[design/flow/run.sh]
#!/bin/bash
# the make line also repeats each setting of config.mk as NAME=value (left out here)
make -C /OpenROAD-flow-scripts/flow DESIGN_CONFIG=/design/flow/config.mk WORK_HOME=/design/flow/orfs CLKGATE_MAP_FILE= finish
[design/flow/config.mk]
export PLATFORM = sky130hd
export DESIGN_NAME = LAB_3
export DESIGN_NICKNAME = LAB_3
export VERILOG_FILES = /design/flow/design.v
export SDC_FILE = /design/flow/constraint.sdc
export NUM_CORES = 4
export LEC_CHECK = 0
export CAP_MARGIN = 20
export CELL_PAD_IN_SITES_DETAIL_PLACEMENT = 0
export CORE_ASPECT_RATIO = 1.79
export CORE_MARGIN = 2
export CORE_UTILIZATION = 26
export HOLD_SLACK_MARGIN = 0.18
export MAX_ROUTING_LAYER = met5
export PLACE_DENSITY = 0.56
export SLEW_MARGIN = 20
[design/flow/constraint.sdc]
create_clock -name core_clock -period 7.86 [get_ports {Clk}]
set_input_delay 1.5720 -clock core_clock [delete_from_list [all_inputs] [get_ports {Clk}]]
set_output_delay 1.5720 -clock core_clock [all_outputs]
set_load 0.01 [all_outputs]
[design/flow/design.v]
module L3Decoder (Y31, Y30, Y29, Y28, Y27, Y26, Y25, Y24, Y23, Y22, Y21, Y20, Y19, Y18, Y17, Y16, Y15, Y14, Y13, Y12, Y11, Y10, Y9, Y8, Y7, Y6, Y5, Y4, Y3, Y2, Y1, Y0, s, en); 
	output reg Y31, Y30, Y29, Y28, Y27, Y26, Y25, Y24, Y23, Y22, Y21, Y20, Y19, Y18, Y17, Y16, Y15, Y14, Y13, Y12, Y11, Y10, Y9, Y8, Y7, Y6, Y5, Y4, Y3, Y2, Y1, Y0; 
	input [4:0] s;
	input en; 
	always @(s or en)   begin 
		if (en == 1'b1) 
			case ( s ) 
				5'd0 : {Y31,Y30,Y29,Y28,Y27,Y26,Y25,Y24,Y23,Y22,Y21,Y20,Y19,Y18,Y17,Y16,Y15,Y14,Y13,Y12,Y11,Y10,Y9,Y8,Y7,Y6,Y5,Y4,Y3,Y2,Y1,Y0} = 32'h00000001;
				5'd1 : {Y31,Y30,Y29,Y28,Y27,Y26,Y25,Y24,Y23,Y22,Y21,Y20,Y19,Y18,Y17,Y16,Y15,Y14,Y13,Y12,Y11,Y10,Y9,Y8,Y7,Y6,Y5,Y4,Y3,Y2,Y1,Y0} = 32'h00000002;
				5'd2 : {Y31,Y30,Y29,Y28,Y27,Y26,Y25,Y24,Y23,Y22,Y21,Y20,Y19,Y18,Y17,Y16,Y15,Y14,Y13,Y12,Y11,Y10,Y9,Y8,Y7,Y6,Y5,Y4,Y3,Y2,Y1,Y0} = 32'h00000004;
				5'd3 : {Y31,Y30,Y29,Y28,Y27,Y26,Y25,Y24,Y23,Y22,Y21,Y20,Y19,Y18,Y17,Y16,Y15,Y14,Y13,Y12,Y11,Y10,Y9,Y8,Y7,Y6,Y5,Y4,Y3,Y2,Y1,Y0} = 32'h00000008; 
				5'd4 : {Y31,Y30,Y29,Y28,Y27,Y26,Y25,Y24,Y23,Y22,Y21,Y20,Y19,Y18,Y17,Y16,Y15,Y14,Y13,Y12,Y11,Y10,Y9,Y8,Y7,Y6,Y5,Y4,Y3,Y2,Y1,Y0} = 32'h00000010;
				5'd5 : {Y31,Y30,Y29,Y28,Y27,Y26,Y25,Y24,Y23,Y22,Y21,Y20,Y19,Y18,Y17,Y16,Y15,Y14,Y13,Y12,Y11,Y10,Y9,Y8,Y7,Y6,Y5,Y4,Y3,Y2,Y1,Y0} = 32'h00000020;
				5'd6 : {Y31,Y30,Y29,Y28,Y27,Y26,Y25,Y24,Y23,Y22,Y21,Y20,Y19,Y18,Y17,Y16,Y15,Y14,Y13,Y12,Y11,Y10,Y9,Y8,Y7,Y6,Y5,Y4,Y3,Y2,Y1,Y0} = 32'h00000040;
				5'd7 : {Y31,Y30,Y29,Y28,Y27,Y26,Y25,Y24,Y23,Y22,Y21,Y20,Y19,Y18,Y17,Y16,Y15,Y14,Y13,Y12,Y11,Y10,Y9,Y8,Y7,Y6,Y5,Y4,Y3,Y2,Y1,Y0} = 32'h00000080;
				5'd8 : {Y31,Y30,Y29,Y28,Y27,Y26,Y25,Y24,Y23,Y22,Y21,Y20,Y19,Y18,Y17,Y16,Y15,Y14,Y13,Y12,Y11,Y10,Y9,Y8,Y7,Y6,Y5,Y4,Y3,Y2,Y1,Y0} = 32'h00000100;
				5'd9 : {Y31,Y30,Y29,Y28,Y27,Y26,Y25,Y24,Y23,Y22,Y21,Y20,Y19,Y18,Y17,Y16,Y15,Y14,Y13,Y12,Y11,Y10,Y9,Y8,Y7,Y6,Y5,Y4,Y3,Y2,Y1,Y0} = 32'h00000200;
				5'd10: {Y31,Y30,Y29,Y28,Y27,Y26,Y25,Y24,Y23,Y22,Y21,Y20,Y19,Y18,Y17,Y16,Y15,Y14,Y13,Y12,Y11,Y10,Y9,Y8,Y7,Y6,Y5,Y4,Y3,Y2,Y1,Y0} = 32'h00000400;
				5'd11: {Y31,Y30,Y29,Y28,Y27,Y26,Y25,Y24,Y23,Y22,Y21,Y20,Y19,Y18,Y17,Y16,Y15,Y14,Y13,Y12,Y11,Y10,Y9,Y8,Y7,Y6,Y5,Y4,Y3,Y2,Y1,Y0} = 32'h00000800;
				5'd12: {Y31,Y30,Y29,Y28,Y27,Y26,Y25,Y24,Y23,Y22,Y21,Y20,Y19,Y18,Y17,Y16,Y15,Y14,Y13,Y12,Y11,Y10,Y9,Y8,Y7,Y6,Y5,Y4,Y3,Y2,Y1,Y0} = 32'h00001000;
				5'd13: {Y31,Y30,Y29,Y28,Y27,Y26,Y25,Y24,Y23,Y22,Y21,Y20,Y19,Y18,Y17,Y16,Y15,Y14,Y13,Y12,Y11,Y10,Y9,Y8,Y7,Y6,Y5,Y4,Y3,Y2,Y1,Y0} = 32'h00002000;
				5'd14: {Y31,Y30,Y29,Y28,Y27,Y26,Y25,Y24,Y23,Y22,Y21,Y20,Y19,Y18,Y17,Y16,Y15,Y14,Y13,Y12,Y11,Y10,Y9,Y8,Y7,Y6,Y5,Y4,Y3,Y2,Y1,Y0} = 32'h00004000;
				5'd15: {Y31,Y30,Y29,Y28,Y27,Y26,Y25,Y24,Y23,Y22,Y21,Y20,Y19,Y18,Y17,Y16,Y15,Y14,Y13,Y12,Y11,Y10,Y9,Y8,Y7,Y6,Y5,Y4,Y3,Y2,Y1,Y0} = 32'h00008000;
				5'd16: {Y31,Y30,Y29,Y28,Y27,Y26,Y25,Y24,Y23,Y22,Y21,Y20,Y19,Y18,Y17,Y16,Y15,Y14,Y13,Y12,Y11,Y10,Y9,Y8,Y7,Y6,Y5,Y4,Y3,Y2,Y1,Y0} = 32'h00010000;
				5'd17: {Y31,Y30,Y29,Y28,Y27,Y26,Y25,Y24,Y23,Y22,Y21,Y20,Y19,Y18,Y17,Y16,Y15,Y14,Y13,Y12,Y11,Y10,Y9,Y8,Y7,Y6,Y5,Y4,Y3,Y2,Y1,Y0} = 32'h00020000;
				5'd18: {Y31,Y30,Y29,Y28,Y27,Y26,Y25,Y24,Y23,Y22,Y21,Y20,Y19,Y18,Y17,Y16,Y15,Y14,Y13,Y12,Y11,Y10,Y9,Y8,Y7,Y6,Y5,Y4,Y3,Y2,Y1,Y0} = 32'h00040000;
				5'd19: {Y31,Y30,Y29,Y28,Y27,Y26,Y25,Y24,Y23,Y22,Y21,Y20,Y19,Y18,Y17,Y16,Y15,Y14,Y13,Y12,Y11,Y10,Y9,Y8,Y7,Y6,Y5,Y4,Y3,Y2,Y1,Y0} = 32'h00080000;
				5'd20: {Y31,Y30,Y29,Y28,Y27,Y26,Y25,Y24,Y23,Y22,Y21,Y20,Y19,Y18,Y17,Y16,Y15,Y14,Y13,Y12,Y11,Y10,Y9,Y8,Y7,Y6,Y5,Y4,Y3,Y2,Y1,Y0} = 32'h00100000;
				5'd21: {Y31,Y30,Y29,Y28,Y27,Y26,Y25,Y24,Y23,Y22,Y21,Y20,Y19,Y18,Y17,Y16,Y15,Y14,Y13,Y12,Y11,Y10,Y9,Y8,Y7,Y6,Y5,Y4,Y3,Y2,Y1,Y0} = 32'h00200000;
				5'd22: {Y31,Y30,Y29,Y28,Y27,Y26,Y25,Y24,Y23,Y22,Y21,Y20,Y19,Y18,Y17,Y16,Y15,Y14,Y13,Y12,Y11,Y10,Y9,Y8,Y7,Y6,Y5,Y4,Y3,Y2,Y1,Y0} = 32'h00400000;
				5'd23: {Y31,Y30,Y29,Y28,Y27,Y26,Y25,Y24,Y23,Y22,Y21,Y20,Y19,Y18,Y17,Y16,Y15,Y14,Y13,Y12,Y11,Y10,Y9,Y8,Y7,Y6,Y5,Y4,Y3,Y2,Y1,Y0} = 32'h00800000;
				5'd24: {Y31,Y30,Y29,Y28,Y27,Y26,Y25,Y24,Y23,Y22,Y21,Y20,Y19,Y18,Y17,Y16,Y15,Y14,Y13,Y12,Y11,Y10,Y9,Y8,Y7,Y6,Y5,Y4,Y3,Y2,Y1,Y0} = 32'h01000000;
				5'd25: {Y31,Y30,Y29,Y28,Y27,Y26,Y25,Y24,Y23,Y22,Y21,Y20,Y19,Y18,Y17,Y16,Y15,Y14,Y13,Y12,Y11,Y10,Y9,Y8,Y7,Y6,Y5,Y4,Y3,Y2,Y1,Y0} = 32'h02000000;
				5'd26: {Y31,Y30,Y29,Y28,Y27,Y26,Y25,Y24,Y23,Y22,Y21,Y20,Y19,Y18,Y17,Y16,Y15,Y14,Y13,Y12,Y11,Y10,Y9,Y8,Y7,Y6,Y5,Y4,Y3,Y2,Y1,Y0} = 32'h04000000;
				5'd27: {Y31,Y30,Y29,Y28,Y27,Y26,Y25,Y24,Y23,Y22,Y21,Y20,Y19,Y18,Y17,Y16,Y15,Y14,Y13,Y12,Y11,Y10,Y9,Y8,Y7,Y6,Y5,Y4,Y3,Y2,Y1,Y0} = 32'h08000000;
				5'd28: {Y31,Y30,Y29,Y28,Y27,Y26,Y25,Y24,Y23,Y22,Y21,Y20,Y19,Y18,Y17,Y16,Y15,Y14,Y13,Y12,Y11,Y10,Y9,Y8,Y7,Y6,Y5,Y4,Y3,Y2,Y1,Y0} = 32'h10000000;
				5'd29: {Y31,Y30,Y29,Y28,Y27,Y26,Y25,Y24,Y23,Y22,Y21,Y20,Y19,Y18,Y17,Y16,Y15,Y14,Y13,Y12,Y11,Y10,Y9,Y8,Y7,Y6,Y5,Y4,Y3,Y2,Y1,Y0} = 32'h20000000;
				5'd30: {Y31,Y30,Y29,Y28,Y27,Y26,Y25,Y24,Y23,Y22,Y21,Y20,Y19,Y18,Y17,Y16,Y15,Y14,Y13,Y12,Y11,Y10,Y9,Y8,Y7,Y6,Y5,Y4,Y3,Y2,Y1,Y0} = 32'h40000000;
				5'd31: {Y31,Y30,Y29,Y28,Y27,Y26,Y25,Y24,Y23,Y22,Y21,Y20,Y19,Y18,Y17,Y16,Y15,Y14,Y13,Y12,Y11,Y10,Y9,Y8,Y7,Y6,Y5,Y4,Y3,Y2,Y1,Y0} = 32'h80000000;
				default: {Y31,Y30,Y29,Y28,Y27,Y26,Y25,Y24,Y23,Y22,Y21,Y20,Y19,Y18,Y17,Y16,Y15,Y14,Y13,Y12,Y11,Y10,Y9,Y8,Y7,Y6,Y5,Y4,Y3,Y2,Y1,Y0} = 32'hxxxxxxxx; 
			endcase 
		else {Y31,Y30,Y29,Y28,Y27,Y26,Y25,Y24,Y23,Y22,Y21,Y20,Y19,Y18,Y17,Y16,Y15,Y14,Y13,Y12,Y11,Y10,Y9,Y8,Y7,Y6,Y5,Y4,Y3,Y2,Y1,Y0} = 32'h00000000; 
	end 
endmodule
module L3MUX(out, s, i31, i30, i29, i28, i27, i26, i25, i24, i23, i22, i21, i20, i19, i18, i17, i16, i15, i14, i13, i12, i11, i10, i9, i8, i7, i6, i5, i4, i3, i2, i1, i0);
   input [31:0] i0, i1, i2, i3, i4, i5, i6, i7, i8, i9, i10, i11, i12, i13, i14, i15, i16, i17, i18, i19, i20, i21, i22, i23, i24, i25, i26, i27, i28, i29, i30, i31;
   input [4:0] s;
   output reg [31:0] out;
	always @(s or i0 or i1 or i2 or i3 or i4 or i5 or i6 or i7 or i8 or i9 or i10 or i11 or i12 or i13 or i14 or i15 or i16 or i17 or i18 or i19 or i20 or i21 or i22 or i23 or i24 or i25 or i26 or i27 or i28 or i29 or i30 or i31)
	begin
		case (s)
			5'd0  : out = i0;
			5'd1  : out = i1;
			5'd2  : out = i2;
			5'd3  : out = i3;
			5'd4  : out = i4;
			5'd5  : out = i5;
			5'd6  : out = i6;
			5'd7  : out = i7;
			5'd8  : out = i8;
			5'd9  : out = i9;
			5'd10 : out = i10;
			5'd11 : out = i11;
			5'd12 : out = i12;
			5'd13 : out = i13;
			5'd14 : out = i14;
			5'd15 : out = i15;
			5'd16 : out = i16;
			5'd17 : out = i17;
			5'd18 : out = i18;
			5'd19 : out = i19;
			5'd20 : out = i20;
			5'd21 : out = i21;
			5'd22 : out = i22;
			5'd23 : out = i23;
			5'd24 : out = i24;
			5'd25 : out = i25;
			5'd26 : out = i26;
			5'd27 : out = i27;
			5'd28 : out = i28;
			5'd29 : out = i29;
			5'd30 : out = i30;
			5'd31 : out = i31; 
			default : out = 32'hxxxxxxx;
		endcase
	end
endmodule
module L3Register (q, data, clk, reset, enable);
	input [31:0] data ;
	input clk, reset, enable; 
	output  reg [31:0] q; 
	always @ ( posedge clk or posedge reset) 
		if (reset==1'b1) begin 
			q <= 32'h00000000; 
		end 
		else if (enable) begin 
			q <= data; 
		end
endmodule
module LAB_3 (rd1,rd2,ra1,ra2,wa,wd,Clk,WE,rst);
	input [31:0] wd;
	input [4:0] ra1,ra2,wa;
	input Clk, WE, rst;
	output [31:0] rd1,rd2;
	wire Y31, Y30, Y29, Y28, Y27, Y26, Y25, Y24, Y23, Y22, Y21, Y20, Y19, Y18, Y17, Y16, Y15, Y14, Y13, Y12, Y11, Y10, Y9, Y8, Y7, Y6, Y5, Y4, Y3, Y2, Y1, Y0; 
	wire [31:0] Q31, Q30, Q29, Q28, Q27, Q26, Q25, Q24, Q23, Q22, Q21, Q20, Q19, Q18, Q17, Q16, Q15, Q14, Q13, Q12, Q11, Q10, Q9, Q8, Q7, Q6, Q5, Q4, Q3, Q2, Q1, Q0; 
	L3Decoder dec(Y31, Y30, Y29, Y28, Y27, Y26, Y25, Y24, Y23, Y22, Y21, Y20, Y19, Y18, Y17, Y16, Y15, Y14, Y13, Y12, Y11, Y10, Y9, Y8, Y7, Y6, Y5, Y4, Y3, Y2, Y1, Y0, 
					  wa,WE);
	assign Q0 = 32'h00000000;
	L3Register r1 (Q1 , wd,Clk,rst,Y1);
	L3Register r2 (Q2 , wd,Clk,rst,Y2);
	L3Register r3 (Q3 , wd,Clk,rst,Y3);
	L3Register r4 (Q4 , wd,Clk,rst,Y4);
	L3Register r5 (Q5 , wd,Clk,rst,Y5);
	L3Register r6 (Q6 , wd,Clk,rst,Y6);
	L3Register r7 (Q7 , wd,Clk,rst,Y7);
	L3Register r8 (Q8 , wd,Clk,rst,Y8);
	L3Register r9 (Q9 , wd,Clk,rst,Y9);
	L3Register r10(Q10, wd,Clk,rst,Y10);
	L3Register r11(Q11, wd,Clk,rst,Y11);
	L3Register r12(Q12, wd,Clk,rst,Y12);
	L3Register r13(Q13, wd,Clk,rst,Y13);
	L3Register r14(Q14, wd,Clk,rst,Y14);
	L3Register r15(Q15, wd,Clk,rst,Y15);
	L3Register r16(Q16, wd,Clk,rst,Y16);
	L3Register r17(Q17, wd,Clk,rst,Y17);
	L3Register r18(Q18, wd,Clk,rst,Y18);
	L3Register r19(Q19, wd,Clk,rst,Y19);
	L3Register r20(Q20, wd,Clk,rst,Y20);
	L3Register r21(Q21, wd,Clk,rst,Y21);
	L3Register r22(Q22, wd,Clk,rst,Y22);
	L3Register r23(Q23, wd,Clk,rst,Y23);
	L3Register r24(Q24, wd,Clk,rst,Y24);
	L3Register r25(Q25, wd,Clk,rst,Y25);
	L3Register r26(Q26, wd,Clk,rst,Y26);
	L3Register r27(Q27, wd,Clk,rst,Y27);
	L3Register r28(Q28, wd,Clk,rst,Y28);
	L3Register r29(Q29, wd,Clk,rst,Y29);
	L3Register r30(Q30, wd,Clk,rst,Y30);
	L3Register r31(Q31, wd,Clk,rst,Y31);
	L3MUX mux1 (rd1, ra1, Q31, Q30, Q29, Q28, Q27, Q26, Q25, Q24, Q23, Q22, Q21, Q20, Q19, Q18, Q17, Q16, Q15, Q14, Q13, Q12, Q11, Q10, Q9, Q8, Q7, Q6, Q5, Q4, Q3, Q2, Q1, Q0);
	L3MUX mux2 (rd2, ra2, Q31, Q30, Q29, Q28, Q27, Q26, Q25, Q24, Q23, Q22, Q21, Q20, Q19, Q18, Q17, Q16, Q15, Q14, Q13, Q12, Q11, Q10, Q9, Q8, Q7, Q6, Q5, Q4, Q3, Q2, Q1, Q0);
endmodule
==> metrics.cfg, run 1 <==
[outcome]
status=finished clean

[logic_synthesis]
area_leaders=dfrtp_1 49%, mux2_2 23%, a22oi_1 9.1%, and3_1 2.8%, clkbuf_1 2.1%
mux_area_frac=0.243
xor_area_frac=0
ys_seq_share=0.494
aoi_share=0.132
common_cells=1009 x mux2_2, 992 x dfrtp_1, 611 x a22oi_1, 281 x clkbuf_1, 223 x and3_1
yosys_warnings=3
yosysTopAreaCell=dfrtp_1
yosys_cells=4177
synthFlopType=dfrtp_1
synth_chip_area_sq_mm=0.0502
yosysUniqueCellTypes=62
synthesis.area_sq_mm=0.0502
fp_nets=4227
ys_sh_adder=0
synthMostInstantiatedCell=mux2_2
netlist_instances=4177
top_area_frac=0.494
logic_family=multiplexers
ys_ff=992
async_reset_ff_frac=1.00
ys_sh_simple=0.0934
syn_area_per_cell_sq_um=12.0
edf_count=0

[final_timing]
finalClockPeriodUsage=0.962
max_freq_mhz=132
final_max_slew_viol_count=0
final-hold-violation-count=0
period_minus_slack_ns=7.56
whs_ns=0.521
grt_setup_unrepaired=false
finalSetupViolations=0
skew_ns=0
max-slew-margin-rel=0.130
tightest_slew_ns=1.30

[setup_path]
crit_start=ra2[2]
cpMostUsedCell=clkdlybuf4s50_1
worst-path-stages=8
max_stage_delay_ns=0.92
critPathCaptureType=primary output
cp.arrival_ns=5.99
cp_cell_sequence=clkdlybuf4s50_1, and3b_1, buf_4, and3_1, a2111oi_0, nand3_1, or4_1, clkdlybuf4s50_1
r2r_slack_ns=6.93
worstRegToRegCells=1
crit_type=in -> out
cp_top_family=buffers and inverters
critPathRequiredTime_ns=6.29
slowest_stage=clkdlybuf4s50_1
worstReg2RegStart=r14.q[4]
crit_end=rd2[1]
crit_buf_inv=3
cp_max_fo=14
r2r_end=r14.q[4]
startpoint_type=primary input

[layout]
fin_util=0.305
flop_area_sq_mm=0.0248
logic_area_sq_mm=0.0241
nets=4226
fillers=19400
area_growth_pct=16.3
instances_no_fill=6760

[clock_network]
cts_hold_buf=0
cts_root_buf=clkbuf_16
cts.path.max_buffers=3
cts_setup_buffers=0
cts.htree.levels=3
clk_pin_slew_ns=0.07
cts_sinks=992
cts_buffers=86
cts_resized=0
cts_tree=built
worstSkewPairLatency_ns=0.70

[pwr]
sw_frac_of_total=0.298
power.share.clock=0.343
intPower_uw=10000
clk-power_uw=4890
power_density_mw_per_mm2=244
total_power_uw=14300
p_seq_uw=7060
top_power_group=registers
p_switching_uw=4250
max-vdd-ir-drop_mv=0.159
power_frac_seq=0.495
p_leak_uw=0.0254
comb_cell_power_uw=2310
p_comb_frac=0.162

[grt]
grt_overflow_total=0
grt_usage=0.270
grt_max_degree=180
antenna_found_initial=30
first_global_vias=43200
grt_pass1_wl_microns=369000

[worst_hold_path]
hold_path_depth=1
hp-class=reg -> reg
whs_endpoint=r21.q[23]
min-delay-start=r21.q[23]

[floorplan]
fp.dieW_microns=333
row_count=215
die_y_microns=592
chipArea_sq_mm=0.197
core_sq_mm=0.192
ios=114
fp_util=0.262

[place]
dp_hpwl_microns=172000
placedCellCount=6581
routabilityCongestion=0.993
numPortBuffers=113

[drt]
postRouteAntennaNets=0
dr_total_vias=43600
drcViolationCount=0
vias_per_cell=6.44
drt_iter0_markers=6795
wirelength_microns=273000
first_pass_iters=16
wl_per_cell_microns=40.4

[run]
warnings=43
maxCapViolCount=0

[layout make-up]
cell class / count / share of cell area
multi-input combinational: 2751 / 0.413
clock inverter: 32 / 0.00944
clock buffer: 122 / 0.0440
timing repair buffer: 339 / 0.0537
inverter: 6 / 0.000450
sequential: 992 / 0.425
tap: 2495 / 0.0534
antenna: 23 / 0.000985
[through the flow]
step | setup slack [ns] | instance area, sq um | TNS [ns]
2_1_floorplan | -7.38 | 50200 | -7319.31
4_1_cts | 0.495 | 58400 | 0
3_5_place_dp | 0.501 | 55200 | 0
5_1_grt | 0.484 | 58400 | 0
3_3_place_gp | 0.526 | 55200 | 0
6_report | 0.298 | 58400 | 0
[metal layers]
metal | GRT usage | wire, microns
met5 | 0 | 94
met4 | 0.241 | 31100
met3 | 0.0806 | 31100
met2 | 0.420 | 119000
met1 | 0.300 | 91500
==> run 2: changes to the inputs <==
Settings changed: CAP_MARGIN 20 to 0, CELL_PAD_IN_SITES_DETAIL_PLACEMENT 0 to 1, CORE_ASPECT_RATIO 1.79 to unset, CORE_UTILIZATION 26 to 21, CTS_CLUSTER_SIZE set to 95, GPL_ROUTABILITY_DRIVEN set to 1, HOLD_SLACK_MARGIN 0.18 to unset, MAX_ROUTING_LAYER met5 to unset, PLACE_DENSITY 0.56 to unset, PLACE_DENSITY_LB_ADDON set to 0.14, SETUP_SLACK_MARGIN set to -0.14, TNS_END_PERCENT set to 70.
Clock period 7.86 ns to 6.81 ns, I/O delays scaled along.
==> run 2 against run 1 <==
Compared with the run above: still clean on timing, DRC and antenna; flip-flop count unchanged; worst setup slack worse by 0.0075 ns; routed wire length increased by 16%; clock-buffer cell count up 66; hold slack got worse by 0.0053 ns; combinational power up 18%; global-route usage shrank 1.8 points; clock skew did not move; largest power group unchanged.
==> metrics.cfg, run 2 <==
[outcome]
status=finished clean

[setup_path]
r2r_end=r11.q[11]
r2r_slack_ns=5.88
critPathRequiredTime_ns=5.45
worst-path-stages=8
crit_buf_inv=3
crit_start=ra1[1]
max_stage_delay_ns=0.92
slowest_stage=and2_2
crit_type=in -> out
startpoint_type=primary input
critPathCaptureType=primary output
cp_top_family=simple AND/OR/NAND/NOR gates
cp_cell_sequence=buf_2, and3b_1, and2_2, buf_4, a22oi_1, nand4_1, or4_1, clkdlybuf4s50_1
cp_max_fo=19
worstRegToRegCells=2
crit_end=rd1[19]
worstReg2RegStart=r11.q[11]
cp.arrival_ns=5.16

[layout]
nets=4288
fillers=26100
final_cell_area_sq_mm=0.0607
area_growth_pct=20.9
instances_no_fill=7526

[pwr]
p_seq_uw=8240
p_switching_uw=5400
comb_cell_power_uw=2730
total_power_uw=17900
top_power_group=registers
p_comb_frac=0.153
p_leak_uw=0.0263
intPower_uw=12500
power_frac_seq=0.460
power_density_mw_per_mm2=295
sw_frac_of_total=0.302
max-vdd-ir-drop_mv=0.214
power.share.clock=0.387
clk-power_uw=6940

[grt]
grt_pass1_wl_microns=417000
grt_overflow_total=0
first_global_vias=42700
grt_max_degree=137
grt_usage=0.253
antenna_found_initial=43

[clock_network]
cts_resized=0
worstSkewPairLatency_ns=0.78
cts_sinks=992
cts_hold_buf=0
cts_setup_buffers=0
cts_tree=built
clk_pin_slew_ns=0.06
cts.htree.levels=3
cts.path.max_buffers=3
cts_buffers=121
cts_root_buf=clkbuf_16

[logic_synthesis]
common_cells=1009 x mux2_2, 992 x dfrtp_1, 611 x a22oi_1, 281 x clkbuf_1, 223 x and3_1
syn_area_per_cell_sq_um=12.0
synthMostInstantiatedCell=mux2_2
synthesis.area_sq_mm=0.0502
yosys_warnings=3
top_area_frac=0.494
mux_area_frac=0.243
netlist_instances=4177
synth_chip_area_sq_mm=0.0502
ys_sh_simple=0.0934
edf_count=0
logic_family=multiplexers
yosysUniqueCellTypes=62
xor_area_frac=0
async_reset_ff_frac=1.00
yosysTopAreaCell=dfrtp_1
synthFlopType=dfrtp_1
ys_sh_adder=0
yosys_cells=4177
ys_seq_share=0.494
ys_ff=992
fp_nets=4227
area_leaders=dfrtp_1 49%, mux2_2 23%, a22oi_1 9.1%, and3_1 2.8%, clkbuf_1 2.1%
aoi_share=0.132

[floorplan]
die_y_microns=493
fp.dieW_microns=493
chipArea_sq_mm=0.243
ios=114
fp_util=0.211
core_sq_mm=0.238
row_count=179

[worst_hold_path]
whs_endpoint=r29.q[26]
hold_path_depth=1
hp-class=reg -> reg
min-delay-start=r29.q[26]

[place]
dp_slack_ns=0.383
numPortBuffers=113
placedCellCount=7282
place_area_sq_mm=0.0566
routabilityCongestion=0.882
dp_hpwl_microns=198000

[drt]
drcViolationCount=0
wirelength_microns=316000
vias_per_cell=5.73
wl_per_cell_microns=42.0
drt_iter0_markers=5572
dr_total_vias=43100
first_pass_iters=18
postRouteAntennaNets=0

[final_timing]
grt_setup_unrepaired=false
max_freq_mhz=153
tightest_slew_ns=1.24
finalSetupViolations=0
final-hold-violation-count=0
max-slew-margin-rel=0.170
period_minus_slack_ns=6.52
skew_ns=0
final_max_slew_viol_count=0
layout_setup_ws_ns=0.291
setup_tns_ns=0
finalClockPeriodUsage=0.957

[run]
maxCapViolCount=0
warnings=52

-- run 2: layer usage --
metal	wire length (microns)	share of wire	global-route usage
met1	135000	0.43	0.340
met2	139000	0.44	0.387
met3	24000	0.076	0.0527
met4	17400	0.055	0.119
met5	71	0.00022	0
-- run 2: metrics by stage --
step                utilization  hold slack [ns]
floorplan                     -            0.485
global placement          0.238            0.501
detailed placement        0.238            0.507
CTS                       0.256            0.520
global route              0.255            0.542
finish                    0.255            0.516
-- run 2: area by class of cell --
cell class	instances	area, sq um	area share
inverter	6	26.3	0.000433
multi-input combinational	2751	24300	0.399
clock buffer	188	3650	0.0602
tap	3167	3960	0.0652
sequential	992	24800	0.409
clock inverter	36	495	0.00816
timing repair buffer	366	3470	0.0571
antenna	20	50.0	0.000824
==> run 3: changes to the inputs <==
Settings changed: CAP_MARGIN 0 to 20, CELL_PAD_IN_SITES_GLOBAL_PLACEMENT set to 1, CORE_ASPECT_RATIO set to 0.74, CORE_MARGIN 2 to 10, CORE_UTILIZATION 21 to 40, CTS_CLUSTER_DIAMETER set to 162, CTS_CLUSTER_SIZE 95 to 51, GPL_ROUTABILITY_DRIVEN 1 to 0, HOLD_SLACK_MARGIN set to 0.06, MAX_ROUTING_LAYER set to met4, MIN_ROUTING_LAYER set to met2, PLACE_DENSITY_LB_ADDON 0.14 to 0.22, SETUP_SLACK_MARGIN -0.14 to 0.3, TNS_END_PERCENT 70 to unset.
Clock period 6.81 ns to 8.49 ns, I/O delays scaled along.
==> run 3 against run 2 <==
Compared with the run above: synthesized cell count unchanged; synthesized area unchanged; die size decreased by 42%; the run now fails in global routing.
==> metrics.cfg, run 3 <==
[place]
place_area_sq_mm=0.0538
placedCellCount=5671
dp_hpwl_microns=161000
numPortBuffers=113

[logic_synthesis]
ys_sh_simple=0.0934
synth_chip_area_sq_mm=0.0502
ys_seq_share=0.494
yosysTopAreaCell=dfrtp_1
fp_nets=4227
mux_area_frac=0.243
xor_area_frac=0
aoi_share=0.132
async_reset_ff_frac=1.00
syn_area_per_cell_sq_um=12.0
synthFlopType=dfrtp_1
yosys_warnings=3
top_area_frac=0.494
area_leaders=dfrtp_1 49%, mux2_2 23%, a22oi_1 9.1%, and3_1 2.8%, clkbuf_1 2.1%
logic_family=multiplexers
common_cells=1009 x mux2_2, 992 x dfrtp_1, 611 x a22oi_1, 281 x clkbuf_1, 223 x and3_1
synthMostInstantiatedCell=mux2_2
ys_sh_adder=0
edf_count=0
yosysUniqueCellTypes=62
netlist_instances=4177
synthesis.area_sq_mm=0.0502
ys_ff=992
yosys_cells=4177

[clock_network]
cts.path.max_buffers=3
cts_setup_buffers=0
cts_hold_buf=0
cts.htree.levels=1
cts_buffers=23
cts_resized=0
cts_sinks=992
cts_root_buf=clkbuf_16

[outcome]
firstError=[ERROR GRT-0116] Global routing finished with congestion. Check the congestion regions in the DRC Viewer.
haltStage=global routing
status=stopped before the end

[floorplan]
die_y_microns=325
ios=114
chipArea_sq_mm=0.140
row_count=111
fp_util=0.404
core_sq_mm=0.124
fp.dieW_microns=432

[grt]
grt_usage=0.685
grt_overflow_total=6

## run 3: metal layers
layer,overflow,GRT usage
met3,1,0.777
met2,0,0.699
met1,-,-
met5,-,-
met4,5,0.510
## run 3: per-stage QoR
stage	worst slack, ns	util
4_1_cts	1.26	0.438
2_1_floorplan	-6.87	-
3_3_place_gp	1.26	0.432
3_5_place_dp	1.28	0.433
==> run 4: changes to the inputs <==
Settings changed: CELL_PAD_IN_SITES_DETAIL_PLACEMENT 1 to unset, CELL_PAD_IN_SITES_GLOBAL_PLACEMENT 1 to unset, CORE_ASPECT_RATIO 0.74 to unset, CORE_MARGIN 10 to 2, CTS_CLUSTER_DIAMETER 162 to unset, CTS_CLUSTER_SIZE 51 to unset, GPL_ROUTABILITY_DRIVEN 0 to unset, HOLD_SLACK_MARGIN 0.06 to unset, MAX_ROUTING_LAYER met4 to unset, MIN_ROUTING_LAYER met2 to unset, PLACE_DENSITY_LB_ADDON 0.22 to unset.
Clock period 8.49 ns to 5.87 ns, I/O delays scaled along.
==> run 4 against run 3 <==
Compared with the run above: synthesized area unchanged; die size decreased by 8.5%; the run now finishes clean; synthesized cell count is the same.
==> metrics.cfg, run 4 <==
[logic_synthesis]
synthMostInstantiatedCell=mux2_2
ys_sh_adder=0
yosys_warnings=3
logic_family=multiplexers
yosysTopAreaCell=dfrtp_1
ys_ff=992
ys_sh_simple=0.0934
aoi_share=0.132
xor_area_frac=0
fp_nets=4227
edf_count=0
synth_chip_area_sq_mm=0.0502
yosysUniqueCellTypes=62
ys_seq_share=0.494
netlist_instances=4177
synthFlopType=dfrtp_1
mux_area_frac=0.243
top_area_frac=0.494
area_leaders=dfrtp_1 49%, mux2_2 23%, a22oi_1 9.1%, and3_1 2.8%, clkbuf_1 2.1%
syn_area_per_cell_sq_um=12.0
yosys_cells=4177
common_cells=1009 x mux2_2, 992 x dfrtp_1, 611 x a22oi_1, 281 x clkbuf_1, 223 x and3_1
async_reset_ff_frac=1.00
synthesis.area_sq_mm=0.0502

[run]
warnings=34
maxCapViolCount=0

[final_timing]
period_minus_slack_ns=5.68
skew_ns=0
finalSetupViolations=0
final_max_slew_viol_count=0
setup_tns_ns=0
max_freq_mhz=176
tightest_slew_ns=1.25
finalClockPeriodUsage=0.968
max-slew-margin-rel=0.169
grt_setup_unrepaired=true
final-hold-violation-count=0
layout_setup_ws_ns=0.187

[drt]
wl_per_cell_microns=42.2
vias_per_cell=7.26
first_pass_iters=9
drt_iter0_markers=7775
drcViolationCount=0
postRouteAntennaNets=0
dr_total_vias=44300
wirelength_microns=257000

[clock_network]
cts_root_buf=clkbuf_16
cts_tree=built
cts.htree.levels=3
cts_sinks=992
worstSkewPairLatency_ns=0.75
clk_pin_slew_ns=0.06
cts_hold_buf=0
cts_buffers=108
cts.path.max_buffers=3

[layout]
area_growth_pct=19.0
nets=4389
final_cell_area_sq_mm=0.0598
fillers=11200
instances_no_fill=6096
logic_area_sq_mm=0.0242
flop_area_sq_mm=0.0248

[pwr]
intPower_uw=14000
power.share.clock=0.366
p_seq_uw=9500
power_density_mw_per_mm2=333
max-vdd-ir-drop_mv=0.246
power_frac_seq=0.478
p_comb_frac=0.156
clk-power_uw=7280
sw_frac_of_total=0.297
p_switching_uw=5900
total_power_uw=19900
top_power_group=registers
comb_cell_power_uw=3100
p_leak_uw=0.0266

[setup_path]
cp_cell_sequence=buf_4, nor2b_2, buf_4, and2_2, buf_4, a22oi_1, nand4_1, or4_1, clkdlybuf4s50_1
critPathCaptureType=primary output
critPathRequiredTime_ns=4.70
cp_top_family=buffers and inverters
worst-path-stages=9
crit_buf_inv=4
cp_max_fo=22
r2r_slack_ns=4.96
cpMostUsedCell=buf_4
startpoint_type=primary input
crit_end=rd1[18]
worstReg2RegStart=r31.q[2]
worstRegToRegCells=1
crit_type=in -> out
cp.arrival_ns=4.51
slowest_stage=or4_1
max_stage_delay_ns=0.61
r2r_end=r31.q[2]
crit_start=ra1[2]

[floorplan]
die_y_microns=358
chipArea_sq_mm=0.128
ios=114
fp_util=0.402
core_sq_mm=0.125
fp.dieW_microns=358
row_count=130

[place]
routabilityCongestion=0.996
placedCellCount=5841
place_area_sq_mm=0.0556
dp_slack_ns=0.253
dp_hpwl_microns=161000
numPortBuffers=113

[grt]
first_global_vias=42300
antenna_found_initial=25
grt_max_degree=120
grt_pass1_wl_microns=351000
grt_overflow_total=0
grt_usage=0.394

[outcome]
status=finished clean

[worst_hold_path]
min-delay-start=r1.q[31]
hold_path_depth=1
whs_endpoint=r1.q[31]
hp-class=reg -> reg

## run 4: cell type report
type	count	share of cell area
antenna	18	0.000754
clock buffer	155	0.0530
clock inverter	44	0.00890
inverter	6	0.000440
multi-input combinational	2751	0.405
sequential	992	0.415
tap	1650	0.0345
timing repair buffer	480	0.0824
## run 4: timing repair
item,4_1_cts,5_1_grt
endpoints found under the setup margin,9,34
pin swaps,2,10
gates cloned,0,0
resized,2,24
setup buffers,8,29
## run 4: through the flow
step | util | hold slack, ns
floorplan | - | 0.485
finish | 0.478 | 0.526
CTS | 0.475 | 0.517
global placement | 0.444 | 0.500
detailed placement | 0.444 | 0.504
global route | 0.477 | 0.529
## run 4: metal layers
metal / track usage / part of all wire / vias to the layer above
li1: - / - / 16500
met1: 0.528 / 0.38 / 22600
met2: 0.543 / 0.40 / 4003
met3: 0.136 / 0.14 / 1117
met4: 0.247 / 0.078 / 16
met5: 0.00593 / 0.0011 / -
==> run 5: changes to the inputs <==
Settings changed: CORE_UTILIZATION 40 to 71, HOLD_SLACK_MARGIN set to -0.07.
Clock period 5.87 ns to 3.05 ns, I/O delays scaled along.
==> run 5 against run 4 <==
Compared with the run above: the run now fails in global routing; die size fell by 43%; synthesized area did not move; synthesized cell count did not move.
==> metrics.cfg, run 5 <==
[outcome]
status=stopped before the end
haltStage=global routing
firstError=[ERROR GRT-0116] Global routing finished with congestion. Check the congestion regions in the DRC Viewer.

[logic_synthesis]
synthMostInstantiatedCell=mux2_2
yosys_cells=4177
yosysTopAreaCell=dfrtp_1
synthFlopType=dfrtp_1
common_cells=1009 x mux2_2, 992 x dfrtp_1, 611 x a22oi_1, 281 x clkbuf_1, 223 x and3_1
xor_area_frac=0
area_leaders=dfrtp_1 49%, mux2_2 23%, a22oi_1 9.1%, and3_1 2.8%, clkbuf_1 2.1%
mux_area_frac=0.243
ys_sh_adder=0
netlist_instances=4177
logic_family=multiplexers
ys_seq_share=0.494
synth_chip_area_sq_mm=0.0502
ys_sh_simple=0.0934
aoi_share=0.132
fp_nets=4227
yosysUniqueCellTypes=62
top_area_frac=0.494
edf_count=0
async_reset_ff_frac=1.00
ys_ff=992
yosys_warnings=3
syn_area_per_cell_sq_um=12.0
synthesis.area_sq_mm=0.0502

[place]
dp_hpwl_microns=158000
routabilityCongestion=1.17
place_area_sq_mm=0.0581
numPortBuffers=113

[floorplan]
die_y_microns=270
ios=114
core_sq_mm=0.0700
chipArea_sq_mm=0.0729
fp_util=0.717
row_count=97
fp.dieW_microns=270

[clock_network]
cts.path.max_buffers=3
cts_root_buf=clkbuf_16
cts.htree.levels=3
cts_hold_buf=0
cts_buffers=101
cts_sinks=992

[grt]
grt_overflow_total=468
grt_usage=0.930

## run 5: what timing repair did
item | in CTS
setup endpoints to repair | 64
setup buffers | 157
gates resized | 1022
pin swaps | 306
cloned | 19
## run 5: metrics by stage
step                      setup WS (ns)  utilization  std cells  power (uW)  hold slack, ns
after floorplan                  -11.23            -       4177       21300           0.485
after global placement            -1.33        0.829       5405       23800           0.501
after detailed placement          -1.36        0.830       5408       24400           0.510
after CTS                        -0.276        0.951       5759       38200           0.257
## run 5: per-layer routing
metal / overflow / GRT usage
met4: 143 / 0.902
met3: 58 / 0.890
met5: 15 / 0.774
met2: 198 / 0.985
met1: 54 / 0.934
==> run 6: changes to the inputs <==
Settings changed: ABC_AREA set to 1, CTS_CLUSTER_SIZE set to 15, PLACE_DENSITY set to 0.77.
==> run 6 against run 5 <==
Compared with the run above: the run again fails in global routing; synthesized area grew 9.5%; die size rose by 9.4%; synthesized cell count rose by 87%.
==> metrics.cfg, run 6 <==
[logic_synthesis]
xor_area_frac=0
syn_area_per_cell_sq_um=7.04
logic_family=simple AND/OR/NAND/NOR gates
edf_count=0
netlist_instances=7817
common_cells=2304 x nand2_1, 1096 x nand3_1, 992 x dfrtp_1, 867 x nor2_1, 748 x o21ai_0
ys_sh_adder=0
yosysTopAreaCell=dfrtp_1
area_leaders=dfrtp_1 45%, nand2_1 16%, nand3_1 10%, nand4_1 8.0%, o21ai_0 6.8%
synthFlopType=dfrtp_1
synthMostInstantiatedCell=nand2_1
ys_ff=992
mux_area_frac=0
yosys_warnings=3
yosysUniqueCellTypes=20
ys_sh_simple=0.400
synthesis.area_sq_mm=0.0550
aoi_share=0.0902
ys_seq_share=0.451
yosys_cells=7817
async_reset_ff_frac=1.00
fp_nets=7867
top_area_frac=0.451
synth_chip_area_sq_mm=0.0550

[place]
dp_hpwl_microns=138000
placedCellCount=8845
routabilityCongestion=0.989
dp_slack_ns=-0.818
numPortBuffers=113

[grt]
grt_usage=0.902
grt_overflow_total=757

[outcome]
status=stopped before the end
firstError=[ERROR GRT-0232] Routing congestion too high. Check the congestion heatmap in the GUI.
haltStage=global routing

[floorplan]
ios=114
chipArea_sq_mm=0.0797
fp.dieW_microns=282
row_count=102
core_sq_mm=0.0771
die_y_microns=282
fp_util=0.714

[clock_network]
cts.path.max_buffers=3
cts_sinks=992
cts_hold_buf=0
cts_buffers=105
cts_root_buf=clkbuf_16
cts.htree.levels=3

[run 6: timing repair]
action                                  in CTS
cloned                                      37
gates resized                              685
buffers inserted                           149
endpoints found under the setup margin      64
pin swaps                                  207
[run 6: per-stage QoR]
stage                     area (sq um)  hold WS, ns  total power, uW
after floorplan                  55000        0.453            21100
after global placement           62400        0.466            24000
after detailed placement         62400        0.473            24400
after CTS                        69800        0.364            38500
[run 6: metal layers]
| metal | overflow | GRT usage |
|---|---|---|
| met1 | 79 | 0.904 |
| met2 | 297 | 0.977 |
| met3 | 102 | 0.832 |
| met4 | 265 | 0.897 |
| met5 | 14 | 0.678 |
==> run 7: changes to the inputs <==
Settings changed: ABC_AREA 1 to unset, CORE_UTILIZATION 71 to 40, CTS_CLUSTER_SIZE 15 to unset, HOLD_SLACK_MARGIN -0.07 to unset, PLACE_DENSITY 0.77 to unset.
Clock period 3.05 ns to 4.96 ns, I/O delays scaled along.
==> run 7 against run 6 <==
Compared with the run above: now fails the layout checks on antenna violations; synthesized area is 8.7% lower; synthesized cell count shrank 47%; die size up 61%.
==> metrics.cfg, run 7 <==
[outcome]
status=complete, but fails checks
failed_checks=antenna violations

[setup_path]
cp_top_family=simple AND/OR/NAND/NOR gates
worstReg2RegStart=r4.q[21]
max_stage_delay_ns=0.74
startpoint_type=primary input
r2r_end=r4.q[21]
critPathRequiredTime_ns=3.97
crit_start=ra2[0]
r2r_slack_ns=4.07
worst-path-stages=9
cp.arrival_ns=3.69
crit_end=rd2[7]
cp_max_fo=10
crit_type=in -> out
cp_cell_sequence=buf_2, nand2b_1, buf_12, nor2_4, buf_4, a22oi_1, nand4_1, or4_1, clkdlybuf4s50_1
slowest_stage=nor2_4
crit_buf_inv=4
worstRegToRegCells=1
critPathCaptureType=primary output

[drt]
dr_total_vias=45100
vias_per_cell=7.18
drt_iter0_markers=7044
postRouteAntennaNets=1
drcViolationCount=0
first_pass_iters=7
wirelength_microns=260000
wl_per_cell_microns=41.5

[clock_network]
cts.path.max_buffers=3
clk_pin_slew_ns=0.06
cts_buffers=109
cts_root_buf=clkbuf_16
cts.htree.levels=3
cts_sinks=992
cts_tree=built
worstSkewPairLatency_ns=0.71
cts_hold_buf=0

[pwr]
p_leak_uw=0.0282
p_comb_frac=0.159
clk-power_uw=8940
comb_cell_power_uw=3820
power_frac_seq=0.469
total_power_uw=24000
power.share.clock=0.372
p_seq_uw=11300
max-vdd-ir-drop_mv=0.296
sw_frac_of_total=0.293
power_density_mw_per_mm2=382
top_power_group=registers
intPower_uw=17000
p_switching_uw=7030

[logic_synthesis]
top_area_frac=0.494
synthesis.area_sq_mm=0.0502
netlist_instances=4177
synth_chip_area_sq_mm=0.0502
yosysUniqueCellTypes=62
aoi_share=0.132
yosys_warnings=3
area_leaders=dfrtp_1 49%, mux2_2 23%, a22oi_1 9.1%, and3_1 2.8%, clkbuf_1 2.1%
yosys_cells=4177
synthMostInstantiatedCell=mux2_2
ys_sh_simple=0.0934
synthFlopType=dfrtp_1
mux_area_frac=0.243
xor_area_frac=0
ys_seq_share=0.494
edf_count=0
fp_nets=4227
logic_family=multiplexers
ys_ff=992
syn_area_per_cell_sq_um=12.0
ys_sh_adder=0
common_cells=1009 x mux2_2, 992 x dfrtp_1, 611 x a22oi_1, 281 x clkbuf_1, 223 x and3_1
async_reset_ff_frac=1.00
yosysTopAreaCell=dfrtp_1

[run]
maxCapViolCount=0
warnings=36

[final_timing]
max-slew-margin-rel=0.173
max_freq_mhz=214
finalClockPeriodUsage=0.943
skew_ns=0
tightest_slew_ns=1.24
period_minus_slack_ns=4.68
finalSetupViolations=0
final_max_slew_viol_count=0
whs_ns=0.525
grt_setup_unrepaired=true
layout_setup_ws_ns=0.282
final-hold-violation-count=0

[place]
placedCellCount=6005
dp_slack_ns=-0.217
routabilityCongestion=1.00
numPortBuffers=113
place_area_sq_mm=0.0576
dp_hpwl_microns=166000

[floorplan]
fp.dieW_microns=358
chipArea_sq_mm=0.128
fp_util=0.402
die_y_microns=358
row_count=130
core_sq_mm=0.125
ios=114

[grt]
grt_max_degree=108
antenna_found_initial=17
first_global_vias=43400
grt_usage=0.400
grt_pass1_wl_microns=356000
grt_overflow_total=0

[layout]
nets=4567
fillers=11100
final_cell_area_sq_mm=0.0628
instances_no_fill=6273
area_growth_pct=25.0

[worst_hold_path]
hold_path_depth=1
hp-class=reg -> reg
whs_endpoint=r1.q[16]
min-delay-start=r1.q[16]

[run 7: layout make-up]
class | instances | area, sq um | share of cell area
well taps | 1650 | 2060 | 0.0329
diodes | 13 | 32.5 | 0.000518
clock inverters | 52 | 774 | 0.0123
inverters | 6 | 26.3 | 0.000418
multi-input cells | 2754 | 24900 | 0.396
flip-flops and latches | 992 | 24800 | 0.395
clock buffers | 152 | 3120 | 0.0497
repair buffers | 654 | 7070 | 0.113
[run 7: through the flow]
| stage | TNS, ns | util |
|---|---|---|
| 2_1_floorplan | -9620.75 | - |
| 6_report | 0 | 0.502 |
| 4_1_cts | 0 | 0.499 |
| 5_1_grt | 0 | 0.502 |
| 3_3_place_gp | -3.69 | 0.460 |
| 3_5_place_dp | -2.82 | 0.461 |
[run 7: what timing repair did]
item,CTS,global route
pin swaps,31,8
buffers inserted,35,8
cloned,4,3
endpoints found under the setup margin,64,48
resized,257,55
[run 7: routing by layer]
layer | share of wire | GRT usage | vias to the layer above | wire, microns
met1 | 0.38 | 0.534 | 23100 | 98300
met5 | 0.00039 | 0 | - | 101
met3 | 0.15 | 0.144 | 1135 | 38300
met2 | 0.40 | 0.554 | 3918 | 103000
li1 | - | - | 16900 | -
met4 | 0.078 | 0.234 | 14 | 20400
==> run 8: changes to the inputs <==
Settings changed: ABC_AREA set to 0, CAP_MARGIN 20 to 25, CELL_PAD_IN_SITES_DETAIL_PLACEMENT set to 0, CELL_PAD_IN_SITES_GLOBAL_PLACEMENT set to 2, CORE_ASPECT_RATIO set to 1.79, CORE_UTILIZATION 40 to 66, CTS_CLUSTER_DIAMETER set to 80, CTS_CLUSTER_SIZE set to 44, GPL_ROUTABILITY_DRIVEN set to 0, GPL_TIMING_DRIVEN set to 0, HOLD_SLACK_MARGIN set to 0.18, MAX_ROUTING_LAYER set to met5, PLACE_DENSITY_LB_ADDON set to 0.15, SETUP_SLACK_MARGIN 0.3 to -0.41, TNS_END_PERCENT set to 55.
Clock period 4.96 ns to 7.86 ns, I/O delays scaled along.
==> run 8 against run 7 <==
Compared with the run above: die size fell by 39%; the flow now stops in global placement without I/O; synthesized area did not move; synthesized cell count did not move.
==> metrics.cfg, run 8 <==
[floorplan]
core_sq_mm=0.0755
chipArea_sq_mm=0.0784
fp_util=0.665
row_count=135
die_y_microns=373
fp.dieW_microns=210

[logic_synthesis]
edf_count=0
ys_seq_share=0.494
syn_area_per_cell_sq_um=12.0
fp_nets=4227
netlist_instances=4177
ys_sh_simple=0.0934
yosys_cells=4177
mux_area_frac=0.243
yosys_warnings=3
ys_sh_adder=0
top_area_frac=0.494
yosysTopAreaCell=dfrtp_1
synthMostInstantiatedCell=mux2_2
area_leaders=dfrtp_1 49%, mux2_2 23%, a22oi_1 9.1%, and3_1 2.8%, clkbuf_1 2.1%
common_cells=1009 x mux2_2, 992 x dfrtp_1, 611 x a22oi_1, 281 x clkbuf_1, 223 x and3_1
aoi_share=0.132
logic_family=multiplexers
xor_area_frac=0
synthFlopType=dfrtp_1
synth_chip_area_sq_mm=0.0502
ys_ff=992
yosysUniqueCellTypes=62
async_reset_ff_frac=1.00
synthesis.area_sq_mm=0.0502

[outcome]
status=stopped before the end
haltStage=global placement without I/O
firstError=[ERROR FLW-0024] Place density exceeds 1.0 (current PLACE_DENSITY_LB_ADDON =  0.15). Please check if the value of  PLACE_DENSITY_LB_ADDON is between 0 and 0.99.

==> run 9: changes to the inputs <==
Settings changed: ABC_AREA 0 to unset, CAP_MARGIN 25 to 20, CELL_PAD_IN_SITES_DETAIL_PLACEMENT 0 to unset, CELL_PAD_IN_SITES_GLOBAL_PLACEMENT 2 to unset, CORE_ASPECT_RATIO 1.79 to unset, CORE_UTILIZATION 66 to 53, CTS_CLUSTER_DIAMETER 80 to unset, CTS_CLUSTER_SIZE 44 to unset, GPL_ROUTABILITY_DRIVEN 0 to unset, GPL_TIMING_DRIVEN 0 to unset, HOLD_SLACK_MARGIN 0.18 to unset, MAX_ROUTING_LAYER met5 to unset, PLACE_DENSITY_LB_ADDON 0.15 to unset, SETUP_SLACK_MARGIN -0.41 to unset, TNS_END_PERCENT 55 to unset.
Clock period 7.86 ns to 3.29 ns, I/O delays scaled along.
==> run 9 against run 8 <==
Compared with the run above: now fails the layout checks on negative setup slack; die size increased by 24%; synthesized area unchanged; synthesized cell count stayed put.
==> metrics.cfg, run 9 <==
[outcome]
status=complete, but fails checks
failed_checks=negative setup slack

[drt]
postRouteAntennaNets=0
drcViolationCount=0
wirelength_microns=283000
drt_iter0_markers=9379
vias_per_cell=7.99
wl_per_cell_microns=45.7
dr_total_vias=49600
first_pass_iters=10

[logic_synthesis]
ys_seq_share=0.494
yosys_cells=4177
synthesis.area_sq_mm=0.0502
ys_sh_simple=0.0934
common_cells=1009 x mux2_2, 992 x dfrtp_1, 611 x a22oi_1, 281 x clkbuf_1, 223 x and3_1
synthMostInstantiatedCell=mux2_2
synth_chip_area_sq_mm=0.0502
xor_area_frac=0
ys_sh_adder=0
syn_area_per_cell_sq_um=12.0
ys_ff=992
logic_family=multiplexers
netlist_instances=4177
aoi_share=0.132
yosysTopAreaCell=dfrtp_1
mux_area_frac=0.243
synthFlopType=dfrtp_1
yosysUniqueCellTypes=62
top_area_frac=0.494
async_reset_ff_frac=1.00
yosys_warnings=3
edf_count=0
area_leaders=dfrtp_1 49%, mux2_2 23%, a22oi_1 9.1%, and3_1 2.8%, clkbuf_1 2.1%
fp_nets=4227

[setup_path]
worstRegToRegCells=1
critPathCaptureType=primary output
worst-path-stages=14
crit_buf_inv=9
cp_top_family=buffers and inverters
max_stage_delay_ns=0.41
slowest_stage=nand4_1
startpoint_type=primary input
crit_type=in -> out
crit_start=ra2[0]
r2r_end=r2.q[9]
cp_cell_sequence=buf_12, buf_8, buf_6, nor2b_4, buf_6, buf_6, buf_12, buf_16, buf_4, nand2_2, o21ai_2, a2111oi_4, nand4_1, buf_2
cp.arrival_ns=2.88
critPathRequiredTime_ns=2.63
worstReg2RegStart=r2.q[9]
r2r_slack_ns=2.37
cp_max_fo=5
crit_end=rd2[31]
cpMostUsedCell=buf_6

[place]
dp_slack_ns=-1.38
routabilityCongestion=1.06
dp_hpwl_microns=169000
placedCellCount=5745
numPortBuffers=113

[pwr]
comb_cell_power_uw=6660
p_switching_uw=11100
power_frac_seq=0.473
top_power_group=registers
p_leak_uw=0.0305
intPower_uw=25300
power.share.clock=0.343
sw_frac_of_total=0.304
max-vdd-ir-drop_mv=0.540
p_seq_uw=17200
clk-power_uw=12500
power_density_mw_per_mm2=527
p_comb_frac=0.183

[floorplan]
fp.dieW_microns=312
die_y_microns=312
chipArea_sq_mm=0.0973
core_sq_mm=0.0936
row_count=112
fp_util=0.537
ios=114

[final_timing]
tightest_slew_ns=1.22
max-slew-margin-rel=0.185
grt_setup_unrepaired=true
layout_setup_ws_ns=-0.252
final_max_slew_viol_count=0
final-hold-violation-count=0
finalClockPeriodUsage=1.08
finalSetupViolations=64
period_minus_slack_ns=3.54
skew_ns=0
max_freq_mhz=282

[grt]
grt_max_degree=126
antenna_found_initial=24
first_global_vias=47900
grt_pass1_wl_microns=380000
grt_usage=0.563
grt_overflow_total=0

[layout]
area_growth_pct=37.3
instances_no_fill=6202
nets=4882
fillers=6187
fin_util=0.737

[clock_network]
cts.path.max_buffers=3
worstSkewPairLatency_ns=0.72
cts.htree.levels=3
cts_buffers=105
cts_sinks=992
clk_pin_slew_ns=0.06
cts_tree=built
cts_root_buf=clkbuf_16
cts_hold_buf=0

[worst_hold_path]
min-delay-start=r12.q[6]
hp-class=reg -> reg
whs_endpoint=r12.q[6]
hold_path_depth=1

[run]
maxCapViolCount=0
warnings=37

==> run 9: layout make-up <==
cell class                 count  area [sq um]  share of cell area
tap                         1254          1570              0.0227
sequential                   992         24800               0.360
inverter                       6          26.3            0.000381
antenna                       30          75.1             0.00109
multi-input combinational   2753         27100               0.393
clock buffer                 152          3040              0.0440
timing repair buffer         974         11900               0.172
clock inverter                41           497             0.00720
==> run 9: per-stage QoR <==
| stage | area (sq um) | power [uW] | setup TNS, ns | hold slack [ns] |
|---|---|---|---|---|
| after detailed placement | 58800 | 22600 | -64.47 | 0.509 |
| after floorplan | 50200 | 19600 | - | 0.485 |
| after global routing | 68900 | 37100 | -7.50 | 0.535 |
| after CTS | 67000 | 35500 | -4.33 | 0.529 |
| final | 69000 | 36400 | -7.91 | 0.532 |
| after global placement | 58800 | 22300 | -67.67 | 0.498 |
==> run 9: repair_timing <==
item                       4_1_cts  5_1_grt
pin swaps                      247      200
cloned                          19        5
setup endpoints to repair       64       63
resized                        945      250
setup buffers                  147       84
==> run 9: layer usage <==
metal,global-route usage,wire length [microns],part of all wire,vias to the layer above
li1,-,-,-,17600
met4,0.425,29400,0.10,20
met1,0.694,94400,0.33,24500
met2,0.728,107000,0.38,5555
met3,0.308,52600,0.19,1957
met5,0.00543,311,0.0011,-
==> run 10: changes to the inputs <==
Settings changed: CORE_UTILIZATION 53 to 66, CTS_CLUSTER_SIZE set to 41.
Clock period 3.29 ns to 3.44 ns, I/O delays scaled along.
==> run 10 against run 9 <==
Compared with the run above: the run now fails in global routing; synthesized cell count stayed put; synthesized area stayed put; die size is 19% lower.
==> metrics.cfg, run 10 <==
[logic_synthesis]
logic_family=multiplexers
aoi_share=0.132
ys_sh_adder=0
yosys_cells=4177
syn_area_per_cell_sq_um=12.0
yosysTopAreaCell=dfrtp_1
xor_area_frac=0
top_area_frac=0.494
synthMostInstantiatedCell=mux2_2
area_leaders=dfrtp_1 49%, mux2_2 23%, a22oi_1 9.1%, and3_1 2.8%, clkbuf_1 2.1%
synth_chip_area_sq_mm=0.0502
yosys_warnings=3
ys_seq_share=0.494
yosysUniqueCellTypes=62
async_reset_ff_frac=1.00
synthesis.area_sq_mm=0.0502
ys_sh_simple=0.0934
synthFlopType=dfrtp_1
netlist_instances=4177
edf_count=0
fp_nets=4227
mux_area_frac=0.243
common_cells=1009 x mux2_2, 992 x dfrtp_1, 611 x a22oi_1, 281 x clkbuf_1, 223 x and3_1
ys_ff=992

[clock_network]
cts.path.max_buffers=3
cts_hold_buf=0
cts.htree.levels=3
cts_buffers=103
cts_sinks=992
cts_root_buf=clkbuf_16

[outcome]
status=stopped before the end
haltStage=global routing

[floorplan]
fp.dieW_microns=280
fp_util=0.664
die_y_microns=280
chipArea_sq_mm=0.0783
row_count=101
core_sq_mm=0.0757
ios=114

[place]
numPortBuffers=113
routabilityCongestion=1.12
dp_hpwl_microns=159000

run 10: timing repair:
item / 4_1_cts
setup buffers: 115
gates resized: 779
gates cloned: 19
pin swaps: 137
endpoints found under the setup margin: 64
run 10: through the flow:
stage               TNS (ns)  area, sq um  std cells  worst slack [ns]
floorplan                  -        50200       4177            -10.91
global placement      -60.98        58100       5458             -1.13
detailed placement    -61.48        58200       5460             -1.15
CTS                   -0.959        65200       5781            -0.142
Power figures rest on the tool's default switching activity, not on a simulated workload.
